==> sierra <==
## PWM_duty_cycle
module PWM_duty_cycle (
    input clk,            
    input rst,            
    input pwm_in,         
    output reg [7:0] duty_cycle   
);
    reg [15:0] high_count, total_count;   
    reg pwm_prev;        
    reg update_flag;     
    reg first_period;    
    always @(posedge clk or posedge rst) begin
        if (rst) begin
            high_count <= 0;
            total_count <= 0;
            duty_cycle <= 0;
            pwm_prev <= 0;
            update_flag <= 0;
            first_period <= 1;   
        end else begin
            total_count <= total_count + 1;
            if (pwm_in) high_count <= high_count + 1;
            if (pwm_prev && ~pwm_in) begin
                if (!first_period && total_count > 0) begin
                    duty_cycle <= (high_count * 100) / total_count;   
                end
                first_period <= 0;   
                high_count <= 0;
                total_count <= 0;
            end
            pwm_prev <= pwm_in;   
        end
    end
endmodule
==> flow/config.mk <==
export PLATFORM = sky130hd
export DESIGN_NAME = PWM_duty_cycle
export DESIGN_NICKNAME = PWM_duty_cycle
export VERILOG_FILES = /design/flow/design.v
export SDC_FILE = /design/flow/constraint.sdc
export NUM_CORES = 4
export LEC_CHECK = 0
export CAP_MARGIN = 20
export CELL_PAD_IN_SITES_GLOBAL_PLACEMENT = 2
export CORE_ASPECT_RATIO = 0.73
export CORE_MARGIN = 2
export CORE_UTILIZATION = 68
export PLACE_DENSITY_LB_ADDON = 0.05
export SETUP_SLACK_MARGIN = -2.0
export SLEW_MARGIN = 15
export TNS_END_PERCENT = 45
==> flow/constraint.sdc <==
create_clock -name core_clock -period 110.0 [get_ports {clk}]
set_input_delay 22.0000 -clock core_clock [delete_from_list [all_inputs] [get_ports {clk}]]
set_output_delay 22.0000 -clock core_clock [all_outputs]
set_load 0.01 [all_outputs]
run.sh (not shown) runs the stock make flow with config.mk's settings and CLKGATE_MAP_FILE=.
==> inputs of xenon, as changes to sierra <==
==> flow/config.mk (replaced) <==
export PLATFORM = sky130hd
export DESIGN_NAME = PWM_duty_cycle
export DESIGN_NICKNAME = PWM_duty_cycle
export VERILOG_FILES = /design/flow/design.v
export SDC_FILE = /design/flow/constraint.sdc
export NUM_CORES = 4
export LEC_CHECK = 0
export CAP_MARGIN = 20
export CORE_ASPECT_RATIO = 0.5
export CORE_MARGIN = 2
export CORE_UTILIZATION = 66
export SLEW_MARGIN = 20
export TNS_END_PERCENT = 10
==> inputs of tundra, as changes to sierra <==
==> flow/config.mk (replaced) <==
export PLATFORM = sky130hd
export DESIGN_NAME = PWM_duty_cycle
export DESIGN_NICKNAME = PWM_duty_cycle
export VERILOG_FILES = /design/flow/design.v
export SDC_FILE = /design/flow/constraint.sdc
export NUM_CORES = 4
export LEC_CHECK = 0
export ABC_AREA = 1
export CAP_MARGIN = 20
export CORE_MARGIN = 2
export CORE_UTILIZATION = 65
export CTS_CLUSTER_DIAMETER = 363
export CTS_CLUSTER_SIZE = 98
export PLACE_DENSITY = 0.36
export SLEW_MARGIN = 20
==> flow/constraint.sdc (replaced) <==
create_clock -name core_clock -period 52.7 [get_ports {clk}]
set_input_delay 10.5400 -clock core_clock [delete_from_list [all_inputs] [get_ports {clk}]]
set_output_delay 10.5400 -clock core_clock [all_outputs]
set_load 0.01 [all_outputs]
==> results <==
quantity                                                                   tundra                        sierra                    xenon
Area of the synthesized netlist per yosys stat                          42300 µm²                     40000 µm²                40000 µm²
Syn nets                                                                     7588                          6069                     6069
Gpl congestion                                                               1.08                             -                     1.07
Most area-hungry cell type in the Yosys netlist          sky130_fd_sc_hd__nand2_1         sky130_fd_sc_hd__ha_1    sky130_fd_sc_hd__ha_1
Total cells reported by yosys after synthesis                                7125                          5606                     5606
Yosys top cell area share                                                   14.7%                         14.0%                    14.0%
Core ar.                                                                64500 µm²                     57800 µm²                59600 µm²
Synth Instances                                                              7125                          5606                     5606
Adder Share, Synth                                                          13.8%                         14.6%                    14.6%
Die footprint                                                           67200 µm²                     60900 µm²                62800 µm²
Yosys aoi share                                                             16.2%                         32.5%                    32.5%
Unique cell type count in the Yosys netlist                                    87                           192                      192
Die height                                                                 259 µm                        211 µm                   178 µm
Simple-Gate Fraction of Synth Area                                          46.4%                         29.0%                    29.0%
Top-count cell post-synth                                sky130_fd_sc_hd__nand2_1       sky130_fd_sc_hd__nor2_1  sky130_fd_sc_hd__nor2_1
Status                                                             did not finish                did not finish           finished clean
Failing step                                                 clock tree synthesis  global placement without I/O                        -
Fraction of synthesized cell area in xor and xnor cells                     9.01%                         11.4%                    11.4%
Die x size                                                                 259 µm                        288 µm                   352 µm
